run A:
// DiscriminantCalculator
module DiscriminantCalculator(
    input signed [31:0] SphereX,
    input signed [31:0] SphereY,
    input signed [31:0] SphereZ,
    input [31:0] SphereRadius,
    input signed [31:0] RayStartX,
    input signed [31:0] RayStartY,
    input signed [31:0] RayStartZ,
    input signed [31:0] RayDirX,
    input signed [31:0] RayDirY,
    input signed [31:0] RayDirZ,
    output signed [31:0] Discriminant,
    output signed [31:0] B_out,
    output QuickIntersects,
    input CLK,
    input aresetn,
    input InputValid,
    output InputReady,
    output OutputReady
    );
Settings: LEC_CHECK=0, ABC_AREA=1, CAP_MARGIN=20, CORE_ASPECT_RATIO=0.5, CORE_MARGIN=2, CORE_UTILIZATION=72, CTS_CLUSTER_DIAMETER=376, CTS_CLUSTER_SIZE=98, HOLD_SLACK_MARGIN=-0.1, PLACE_DENSITY=0.39, SETUP_SLACK_MARGIN=-0.2, SLEW_MARGIN=20, TNS_END_PERCENT=5; clock period 6.61 ns.
run.sh (not shown) runs the stock make flow with config.mk's settings and CLKGATE_MAP_FILE=.
The log for run A ends in global routing with error ODB-0269, so the run never completed.
[inputs] run B vs run A
Settings: ABC_AREA now 0, was 1; HOLD_SLACK_MARGIN now -0.08, was -0.1; PLACE_DENSITY now 0.67, was 0.39; CORE_ASPECT_RATIO no longer set, was 0.5; CTS_CLUSTER_DIAMETER no longer set, was 376; CTS_CLUSTER_SIZE no longer set, was 98; SETUP_SLACK_MARGIN now 1.8, was -0.2; TNS_END_PERCENT no longer set, was 5; the clock period (ns, I/O delays scaled along) now 11.0, was 6.61.
==> comparison <==
Both conditions hold for run B: the flow ran to the end and the final layout passed the timing, DRC and antenna checks. Chip area in the Yosys report, run A and run B, higher one = run A. Synthesized area (run B over run A): decrease, 4.5%. Run B vs. run A: area fraction in and, or, nand and nor cells now sits lower. | fraction of the core area occupied by cells at floorplan | run A vs run B | ≈ equal |. Share of the yosys chip area belonging to registers | run B above run A. Per the comparison of run B with run A, chip width shrank by 220 um, synthesized cell count has decreased.
Relative to run B, the following input files were edited for run C:
Settings: CORE_UTILIZATION: 72 -> 40; HOLD_SLACK_MARGIN: -0.08 -> unset; ABC_AREA: 0 -> unset; PLACE_DENSITY: 0.67 -> unset; SETUP_SLACK_MARGIN: 1.8 -> unset; the clock period (ns, I/O delays scaled along): 11.0 -> 10.5.
Notes after the runs:
- Looking at wire length across both flows, run C is the stronger of the two, with run B trailing.
- Pre-CTS setup slack in run C is 460 ps lower than in run B
- Run C against run B: clock buffer instance count of the final layout went up 3; critical path depth moved up; number of antenna repair diodes now sits higher.
- On non-clock buffer count: between run C and run B, it ends up lower for run C.
- Diff run B -> run C | post-CTS repair timing setup buffer count | decrease of 231
- Compared with run B, in run C largest incremental delay on the critical path about even; highest net fanout along the worst path rose 1.
Input changes introduced in run D (baseline for comparison: run C):
Settings: putting CTS_CLUSTER_SIZE at 76 where nothing was set; putting PLACE_DENSITY at 0.35 where nothing was set; swapping 40 for 72 in CORE_UTILIZATION; putting SETUP_SLACK_MARGIN at 0.75 where nothing was set; putting ABC_AREA at 1 where nothing was set; putting CTS_CLUSTER_DIAMETER at 201 where nothing was set; swapping 10.5 for 2.77 in the clock period (ns, I/O delays scaled along).
==> comparison <==
Of run C and run D, run D shows the lower adder-cell share of the synthesized area, with run C above it.
Comparing instance area at placement for run C and run D, the smaller number came from run C.
Relative to run C, area of the placeable core has decreased by 42% in run D.
Looking at Yosys chip area, run D sits about 5% higher than run C does.
Seen in the log of run D: GRT-0232 during global routing, after which the run never completed.
Run D gives more synthesized cell count than run C did.

* * *

Setup of job 2140:
Starting RTL as in the previous note.
==> flow/design.v (excerpt) <==
module DiscriminantCalculator(
    input signed [31:0] SphereX,
    input signed [31:0] SphereY,
    input signed [31:0] SphereZ,
    input [31:0] SphereRadius,
    input signed [31:0] RayStartX,
    input signed [31:0] RayStartY,
    input signed [31:0] RayStartZ,
    input signed [31:0] RayDirX,
    input signed [31:0] RayDirY,
    input signed [31:0] RayDirZ,
    output signed [31:0] Discriminant,
    output signed [31:0] B_out,
    output QuickIntersects,
    input CLK,
    input aresetn,
    input InputValid,
    output InputReady,
    output OutputReady
    );
make LEC_CHECK=0 ABC_AREA=1 CAP_MARGIN=20 CORE_ASPECT_RATIO=0.5 CORE_MARGIN=2 CORE_UTILIZATION=72 CTS_CLUSTER_DIAMETER=376 CTS_CLUSTER_SIZE=98 PLACE_DENSITY=0.42 SLEW_MARGIN=20 TNS_END_PERCENT=5 finish   # period 6.61 ns
FAIL job 2140 @ global routing: tool exited with error
diff inputs: job 2140 => job 4602
Settings: removing TNS_END_PERCENT (formerly 5); setting HOLD_SLACK_MARGIN to -0.07 for the first time; removing ABC_AREA (formerly 1); removing CTS_CLUSTER_DIAMETER (formerly 376); setting SETUP_SLACK_MARGIN to -0.52 for the first time; changing PLACE_DENSITY from 0.42 to 0.67; removing CTS_CLUSTER_SIZE (formerly 98); removing CORE_ASPECT_RATIO (formerly 0.5); changing the clock period (ns, I/O delays scaled along) from 6.61 to 7.31.
[summary]
To summarise job 4602: no stage aborted, but the layout did not pass its checks, failing on setup timing.
Synthesized cell area was lower in job 4602 than in job 2140.
On number of instances in the placed design, the higher figure sits with job 2140, not job 4602.
Number of different library cells in the post-synthesis netlist was higher in job 4602 than in job 2140.
Going from job 2140 to job 4602, detailed placer's ending HPWL fell by 47 mm, number of standard cells reported by yosys decreased by 3431 relative to the old numbers, yosys synthesis chip area went down by about 4.5%, placed instance area now sits lower.
Per the comparison of job 4602 with job 2140, final weighted congestion in routability-driven placement went down by 1.7%, number of standard cells after synthesis shows a reduction of 3431.
The following lists how job 5160 was set up differently from job 4602:
Settings: a deleted HOLD_SLACK_MARGIN that had been -0.07; a deleted SETUP_SLACK_MARGIN that had been -0.52; a deleted PLACE_DENSITY that had been 0.67; a change of CORE_UTILIZATION from 72 to 40; a change of the clock period (ns, I/O delays scaled along) from 7.31 to 11.0.
Status for job 4602 and job 5160: clean finish in job 5160 only. Nothing crashed in job 4602 and all stages finished; the problem is that the final layout failed, the offending checks being setup timing. Relative to job 4602, the final wirelength measured on job 5160 has decreased by more than 10%. More vias were needed by job 4602 than by job 5160. Looking at area added between synthesis and finish, job 5160 sits below job 4602. [compare] base=job 4602 new=job 5160: worst slew margin relative to its limit dropped 5.8 points, routability-driven placement congestion ratio dropped 15%, cell area after layout dropped 8.2%.
Relative to job 5160, the following input files were edited for job 8936:
Settings: swapping 40 for 71 in CORE_UTILIZATION; putting HOLD_SLACK_MARGIN at 0.25 where nothing was set; putting CTS_CLUSTER_SIZE at 43 where nothing was set; swapping 11.0 for 7.43 in the clock period (ns, I/O delays scaled along).
Results
Diff job 5160 -> job 8936 | source-to-sink clock delay at the later pin of the worst-skew pair | decrease of 30 ps. Relative to job 5160, the worst hold slack of job 8936 is higher by 11 ps. Job 5160 and job 8936: one clean run, job 5160; the rest did not finish clean. Fraction of area in clock buffers and inverters: job 8936 vs job 5160 — no meaningful difference. Job 8936 vs. job 5160: actual transition at the worst max-transition pin moved down, wire length of the first global-routing pass went up by 12%.
